// buffered_cl_builder
module buffered_cl_builder
#(
    parameter DATA_WIDTH = 32,
    parameter DATA_PER_CL = 16,
    parameter CL_WIDTH = 512,
    parameter EVICTION_POLICY = "ALL_ZEROS",  
    parameter BUFFER_DEPTH = 8,  
    parameter ALM_FULL_DIFF = 4  
)
(
    input logic clk,
    input logic reset,
    input logic evict,
    input logic data_wr,
    input logic [DATA_WIDTH - 1 : 0 ] data_in,
    input logic cl_rd,
    output logic alm_full,
    output logic out_cl_valid,
    output logic [CL_WIDTH - 1 : 0 ] out_cl
);
Size: about 20000 cells after synthesis, about 5700 flip-flops, about 550 I/O pins.
==> flow/config.mk <==
export PLATFORM = sky130hd
export DESIGN_NAME = buffered_cl_builder
export DESIGN_NICKNAME = buffered_cl_builder
export VERILOG_FILES = /design/flow/design.v
export SDC_FILE = /design/flow/constraint.sdc
export NUM_CORES = 4
export LEC_CHECK = 0
export ABC_AREA = 1
export CAP_MARGIN = 20
export CORE_MARGIN = 2
export CORE_UTILIZATION = 72
export CTS_CLUSTER_SIZE = 68
export SETUP_SLACK_MARGIN = -0.17
export SLEW_MARGIN = 20
export SYNTH_MEMORY_MAX_BITS = 8192
==> flow/constraint.sdc <==
create_clock -name core_clock -period 3.23 [get_ports {clk}]
set_input_delay 0.6460 -clock core_clock [delete_from_list [all_inputs] [get_ports {clk}]]
set_output_delay 0.6460 -clock core_clock [all_outputs]
set_load 0.01 [all_outputs]
run.sh (not shown) runs the stock make flow with config.mk's settings and CLKGATE_MAP_FILE=.
The starting point finished with setup timing left.
Rerun with:
Settings changed: ABC_AREA 1 to unset, CTS_CLUSTER_SIZE 68 to 21, PLACE_DENSITY_LB_ADDON set to 0.25, SETUP_SLACK_MARGIN -0.17 to unset.
Clock period 3.23 ns to 4.02 ns, I/O delays scaled along.
Result:
- The new run completed and failed the layout checks on setup timing
- core utilization went up by 0.53 points
- routed wire length came out lower by about 6%
- power drops by about 30%
- first-iteration DRC count came out lower by about 14%
- cell area falls by about 11%
- register-to-register slack improved by 0.30 ns
- final cell count decreases by 48%
- critical path depth shrinks by 5
- synthesized cell count fell by about 60%
- global-route usage climbs by 0.92 points
Rerun with:
Settings changed: CELL_PAD_IN_SITES_GLOBAL_PLACEMENT set to 2, CORE_MARGIN 2 to 6, CORE_UTILIZATION 72 to 51, GPL_ROUTABILITY_DRIVEN set to 0, HOLD_SLACK_MARGIN set to 0.01, PLACE_DENSITY_LB_ADDON 0.25 to unset.
Clock period 4.02 ns to 6.0 ns, I/O delays scaled along.
=> This time the run produced a clean layout. Worst setup slack improves by 1.1 ns. Global-route usage falls by 16 points. Worst hold slack degrades by 0.0052 ns. Cell area is about the same. Count of clock-buffer cells in the layout rises by 55. Register-to-register slack improves by 1.7 ns. Wire length falls by about a fifth. Via count falls by roughly a tenth.
Rerun with:
Settings changed: CELL_PAD_IN_SITES_GLOBAL_PLACEMENT 2 to unset, CORE_MARGIN 6 to 2, CORE_UTILIZATION 51 to 15, CTS_CLUSTER_SIZE 21 to unset, GPL_ROUTABILITY_DRIVEN 0 to unset, HOLD_SLACK_MARGIN 0.01 to unset.
Clock period 6.0 ns to 5.38 ns, I/O delays scaled along.
Worst setup slack is worse by 0.52 ns.
Clock power goes up by 21%.
First-iteration DRC count goes up by 22%.
Flip-flop count stays the same.
Design area goes up by 7.9%.
Total power goes up by 16%.
Cell count goes up by 85%.
Non-clock buffer count goes up by 56.
Wire length goes up by 20%.
Core utilization goes down by 41 points.
Global-route usage goes down by 14 points.
Rerun with:
Settings changed: CORE_UTILIZATION 15 to 50.
First-iteration DRC count came out lower by a few percent.
Design area came out lower by a little under a tenth.
Hold slack improved by 0.089 ns.
Area after synthesis is unchanged.
Clock-buffer cell count rose by 1.
Wire length decreases by about a fifth.
Non-clock buffer count is higher by 1.
Setup slack improved by 0.024 ns.

---

== v1 ==
Starting RTL as in the previous note.
==> flow/config.mk <==
export PLATFORM = sky130hd
export DESIGN_NAME = buffered_cl_builder
export DESIGN_NICKNAME = buffered_cl_builder
export VERILOG_FILES = /design/flow/design.v
export SDC_FILE = /design/flow/constraint.sdc
export NUM_CORES = 4
export LEC_CHECK = 0
export CAP_MARGIN = 20
export CELL_PAD_IN_SITES_DETAIL_PLACEMENT = 2
export CELL_PAD_IN_SITES_GLOBAL_PLACEMENT = 0
export CORE_MARGIN = 8
export CORE_UTILIZATION = 16
export MAX_ROUTING_LAYER = met5
export MIN_ROUTING_LAYER = met2
export PLACE_DENSITY_LB_ADDON = 0.2
export SETUP_SLACK_MARGIN = 1.01
export SLEW_MARGIN = 20
export SYNTH_MEMORY_MAX_BITS = 8192
export TNS_END_PERCENT = 65
==> flow/constraint.sdc <==
create_clock -name core_clock -period 6.86 [get_ports {clk}]
set_input_delay 1.3720 -clock core_clock [delete_from_list [all_inputs] [get_ports {clk}]]
set_output_delay 1.3720 -clock core_clock [all_outputs]
set_load 0.01 [all_outputs]
v1 did not stop at any stage, and its layout met the timing, design-rule and antenna checks.
> inputs changed (v1 -> v3)
# v1
export LEC_CHECK = 0
export CAP_MARGIN = 20
export CELL_PAD_IN_SITES_DETAIL_PLACEMENT = 2
export CELL_PAD_IN_SITES_GLOBAL_PLACEMENT = 0
export CORE_MARGIN = 8
export CORE_UTILIZATION = 16
export MAX_ROUTING_LAYER = met5
export MIN_ROUTING_LAYER = met2
export PLACE_DENSITY_LB_ADDON = 0.2
export SETUP_SLACK_MARGIN = 1.01
export SLEW_MARGIN = 20
export SYNTH_MEMORY_MAX_BITS = 8192
export TNS_END_PERCENT = 65
create_clock -name core_clock -period 6.86 [get_ports {clk}]
# v3
export LEC_CHECK = 0
export CAP_MARGIN = 10
export CORE_MARGIN = 2
export CORE_UTILIZATION = 72
export CTS_CLUSTER_SIZE = 14
export SETUP_SLACK_MARGIN = 1.01
export SLEW_MARGIN = 20
export SYNTH_MEMORY_MAX_BITS = 8192
create_clock -name core_clock -period 3.59 [get_ports {clk}]
Results
Of v1 and v3, just one finished clean: v1.
| v3 | all stages done | FAIL | setup timing |
v3 against v1: worst setup slack went down 2.01 ns, first-iteration DRC count lower.
Taking v1 as the reference, in v3 critical path depth higher; final core utilization higher.
v3 vs. v1: synthesized netlist net count shows no meaningful change; combinational cell area excluding buffers and inverters shows an increase of about 1.4%; cell leakage power shows an increase of about 2%; global-route usage shows an increase of 18 points.
The following lists how v49 was set up differently from v3:
# v3
export LEC_CHECK = 0
export CAP_MARGIN = 10
export CORE_MARGIN = 2
export CORE_UTILIZATION = 72
export CTS_CLUSTER_SIZE = 14
export SETUP_SLACK_MARGIN = 1.01
export SLEW_MARGIN = 20
export SYNTH_MEMORY_MAX_BITS = 8192
create_clock -name core_clock -period 3.59 [get_ports {clk}]
# v49
export LEC_CHECK = 0
export ABC_AREA = 1
export CAP_MARGIN = 10
export CORE_MARGIN = 2
export CORE_UTILIZATION = 72
export CTS_CLUSTER_SIZE = 72
export HOLD_SLACK_MARGIN = 0.29
export SETUP_SLACK_MARGIN = 1.01
export SLEW_MARGIN = 20
export SYNTH_MEMORY_MAX_BITS = 8192
export TNS_END_PERCENT = 5
create_clock -name core_clock -period 3.39 [get_ports {clk}]
[summary]
To summarise v49: no stage aborted, but the layout did not pass its checks, failing on setup timing. Looking at area of combinational cells with multiple inputs, v49 sits 17% higher than v3 does. Area share of and-or/or-and cells after synthesis essentially unchanged between v49 and v3. The path class of the lowest-slack min-delay path comes out reg -> reg in one run and in -> reg in the other, namely in v49 and v3 respectively. Total negative slack: v49 vs v3 up 116.97 ns.
[inputs] v28 vs v49
# v49
export LEC_CHECK = 0
export ABC_AREA = 1
export CAP_MARGIN = 10
export CORE_MARGIN = 2
export CORE_UTILIZATION = 72
export CTS_CLUSTER_SIZE = 72
export HOLD_SLACK_MARGIN = 0.29
export SETUP_SLACK_MARGIN = 1.01
export SLEW_MARGIN = 20
export SYNTH_MEMORY_MAX_BITS = 8192
export TNS_END_PERCENT = 5
create_clock -name core_clock -period 3.39 [get_ports {clk}]
# v28
export LEC_CHECK = 0
export CAP_MARGIN = 20
export CELL_PAD_IN_SITES_DETAIL_PLACEMENT = 0
export CELL_PAD_IN_SITES_GLOBAL_PLACEMENT = 0
export CORE_MARGIN = 2
export CORE_UTILIZATION = 72
export MAX_ROUTING_LAYER = met5
export MIN_ROUTING_LAYER = met1
export SETUP_SLACK_MARGIN = 1.01
export SLEW_MARGIN = 20
export SYNTH_MEMORY_MAX_BITS = 8192
export TNS_END_PERCENT = 65
create_clock -name core_clock -period 3.47 [get_ports {clk}]
Findings:
FAIL for each of v28 and v49
The flow completed for v49, but it is not clean: the layout still shows setup timing.
To summarise v28: no stage aborted, but the layout did not pass its checks, failing on setup timing.
Share of the cycle needed by the critical path after routing delta for v28 relative to v49: 6.1 points higher
Compared with v49, v28 shows a post-cts hold buffer count that is 29 lower.
The clock transition at the registers of the reported paths on v28 is in line with that on v49.
v28 against v49: area of all placed cells without fillers decreased by 11% relative to the old numbers, multi-input logic area decreased by about 15% relative to the old numbers, cell depth of the worst hold path increased by 1 relative to the old numbers, area of all sequential standard cells closely matched the old numbers.
When v28 is set beside v49, its number of clock buffers in the layout turns out to be 1.8% larger.
Global-route usage (lower): v28

---

JK:
The RTL this note starts from:
==> flow/design.v <==
module cl_builder
#(
    parameter DATA_WIDTH = 32,
    parameter DATA_PER_CL = 16,
    parameter CL_WIDTH = 512,
    parameter EVICTION_POLICY = "ALL_ZEROS"  
)
(
    input logic clk,
    input logic reset,
    input logic evict,
    input logic data_wr,
    input logic [DATA_WIDTH - 1 : 0 ] data_in,
    output logic out_cl_valid,
    output logic [CL_WIDTH - 1 : 0 ] out_cl
);
    logic                       build_data_valid    [DATA_PER_CL];
    logic [DATA_WIDTH - 1 : 0 ] build_cl            [DATA_PER_CL];
    logic [DATA_PER_CL - 1 : 0][DATA_WIDTH - 1 : 0 ] out_cl_elements;
    logic build_cl_full;
    assign build_cl_full = build_data_valid[DATA_PER_CL-1];
    assign out_cl = out_cl_elements;
    always_ff @(posedge clk) begin
        out_cl_valid <= build_cl_full || evict;
        if (data_wr) begin
            build_cl[0]         <= data_in;
            build_data_valid[0] <= 1;
        end
        else if (build_cl_full || evict || reset) begin
            build_data_valid[0] <= 0;
        end
        for (int i = 1; i < DATA_PER_CL; i++) begin
            if (build_cl_full || evict || reset) begin
                build_data_valid[i] <= 0;
            end
            else if (data_wr) begin
                build_data_valid[i] <= build_data_valid[i-1];
            end
            if (data_wr) begin
                build_cl[i] <= build_cl[i-1];
            end
        end
        for (int i = 0; i < DATA_PER_CL; i++) begin
            if (build_data_valid[i]) begin
                out_cl_elements[i] <= build_cl[i];
            end
            else begin
                if (EVICTION_POLICY == "ALL_ZEROS") begin
                    out_cl_elements[i] <= '0;
                end
                else if (EVICTION_POLICY == "ALL_ONES") begin
                    out_cl_elements[i] <= '1;
                end
            end
        end
    end
endmodule
module cl_fifo
#(
    parameter DATA_WIDTH = 512,
    parameter DEPTH = 8,
    parameter COUNT_WIDTH = 3,
    parameter ALM_FULL_DIFF = 4
)
(
    input  logic                      clock,
    input  logic                      sclr,
    input  logic                      wrreq,
    input  logic                      rdreq,
    input  logic [DATA_WIDTH - 1 : 0] data,
    output logic                      empty,
    output logic                      full,
    output logic                      almost_full,
    output logic [DATA_WIDTH - 1 : 0] q
);
    localparam ALM_FULL_VALUE = DEPTH - ALM_FULL_DIFF;
    logic [DATA_WIDTH - 1 : 0] mem [DEPTH];
    logic [COUNT_WIDTH - 1 : 0] wr_ptr;
    logic [COUNT_WIDTH - 1 : 0] rd_ptr;
    logic [COUNT_WIDTH : 0]     count;
    logic do_wr;
    logic do_rd;
    assign empty       = (count == 0);
    assign full        = (count == DEPTH);
    assign almost_full = (count >= ALM_FULL_VALUE);
    assign q           = mem[rd_ptr];
    assign do_wr = wrreq && !full;
    assign do_rd = rdreq && !empty;
    always_ff @(posedge clock) begin
        if (do_wr) begin
            mem[wr_ptr] <= data;
        end
    end
    always_ff @(posedge clock) begin
        if (sclr) begin
            wr_ptr <= '0;
            rd_ptr <= '0;
            count  <= '0;
        end
        else begin
            if (do_wr) begin
                wr_ptr <= (wr_ptr == DEPTH - 1) ? '0 : wr_ptr + 1'b1;
            end
            if (do_rd) begin
                rd_ptr <= (rd_ptr == DEPTH - 1) ? '0 : rd_ptr + 1'b1;
            end
            count <= count + do_wr - do_rd;
        end
    end
endmodule
module buffered_cl_builder
#(
    parameter DATA_WIDTH = 32,
    parameter DATA_PER_CL = 16,
    parameter CL_WIDTH = 512,
    parameter EVICTION_POLICY = "ALL_ZEROS",  
    parameter BUFFER_DEPTH = 8,  
    parameter ALM_FULL_DIFF = 4  
)
(
    input logic clk,
    input logic reset,
    input logic evict,
    input logic data_wr,
    input logic [DATA_WIDTH - 1 : 0 ] data_in,
    input logic cl_rd,
    output logic alm_full,
    output logic out_cl_valid,
    output logic [CL_WIDTH - 1 : 0 ] out_cl
);
    logic clb_out_cl_valid;
    logic [CL_WIDTH - 1 : 0 ] clb_out_cl;
    logic                      fifo_wr_en;
    logic [CL_WIDTH - 1 : 0 ]  fifo_data_in;
    logic                      fifo_empty;
    logic                      fifo_full;
    logic                      fifo_alm_full;
    logic [CL_WIDTH - 1 : 0 ]  fifo_data_out;
    assign out_cl_valid = ~fifo_empty;
    assign out_cl       = fifo_data_out;
    assign alm_full     = fifo_alm_full;
    always_ff @(posedge clk) begin
        fifo_wr_en   <= clb_out_cl_valid;
        fifo_data_in <= clb_out_cl;
    end
    cl_builder #(
        .DATA_WIDTH(DATA_WIDTH),
        .DATA_PER_CL(DATA_PER_CL),
        .CL_WIDTH(CL_WIDTH),
        .EVICTION_POLICY(EVICTION_POLICY)
    ) cl_builder_internal_mod (
        .clk(clk),
        .reset(reset),
        .evict(evict),
        .data_wr(data_wr),
        .data_in(data_in),
        .out_cl_valid(clb_out_cl_valid),
        .out_cl(clb_out_cl)
    );
    cl_fifo #(
        .DATA_WIDTH(CL_WIDTH),
        .DEPTH(BUFFER_DEPTH),
        .COUNT_WIDTH($clog2(BUFFER_DEPTH)),
        .ALM_FULL_DIFF(ALM_FULL_DIFF)
    ) buffer_fifo_mod (
        .clock(clk),
        .sclr(reset),
        .wrreq(fifo_wr_en),
        .rdreq(cl_rd),
        .data(fifo_data_in),
        .empty(fifo_empty),
        .full(fifo_full),
        .almost_full(fifo_alm_full),
        .q(fifo_data_out)
    );
endmodule
clock: 3.97 ns
lec_check: 0
cap_margin: 20
cell_pad_in_sites_detail_placement: 0
cell_pad_in_sites_global_placement: 0
core_margin: 8
core_utilization: 66
max_routing_layer: met5
min_routing_layer: met1
setup_slack_margin: 1.01
slew_margin: 20
synth_memory_max_bits: 8192
tns_end_percent: 65
JK had finished all stages when the layout checks came back failing, citing negative setup slack.
Edits applied to the flow inputs when going from JK to MS:
# JK
export LEC_CHECK = 0
export CAP_MARGIN = 20
export CELL_PAD_IN_SITES_DETAIL_PLACEMENT = 0
export CELL_PAD_IN_SITES_GLOBAL_PLACEMENT = 0
export CORE_MARGIN = 8
export CORE_UTILIZATION = 66
export MAX_ROUTING_LAYER = met5
export MIN_ROUTING_LAYER = met1
export SETUP_SLACK_MARGIN = 1.01
export SLEW_MARGIN = 20
export SYNTH_MEMORY_MAX_BITS = 8192
export TNS_END_PERCENT = 65
create_clock -name core_clock -period 3.97 [get_ports {clk}]
# MS
export LEC_CHECK = 0
export ABC_AREA = 1
export CAP_MARGIN = 20
export CELL_PAD_IN_SITES_DETAIL_PLACEMENT = 0
export CELL_PAD_IN_SITES_GLOBAL_PLACEMENT = 0
export CORE_MARGIN = 2
export CORE_UTILIZATION = 72
export HOLD_SLACK_MARGIN = 0.29
export MAX_ROUTING_LAYER = met5
export MIN_ROUTING_LAYER = met1
export SETUP_SLACK_MARGIN = 1.01
export SLEW_MARGIN = 20
export SYNTH_MEMORY_MAX_BITS = 8192
export TNS_END_PERCENT = 65
create_clock -name core_clock -period 3.99 [get_ports {clk}]
[summary]
Max critical path depth across JK and MS: MS. Per the final summary, MS finished and its layout is clean on timing, DRC and antenna. JK completed end to end; final checks failed (negative setup slack). The compound-gate portion of the synthesized area was comparable across JK and MS. Combinational fraction of design power: MS higher than JK.
Power is estimated from default activity; no workload was simulated.
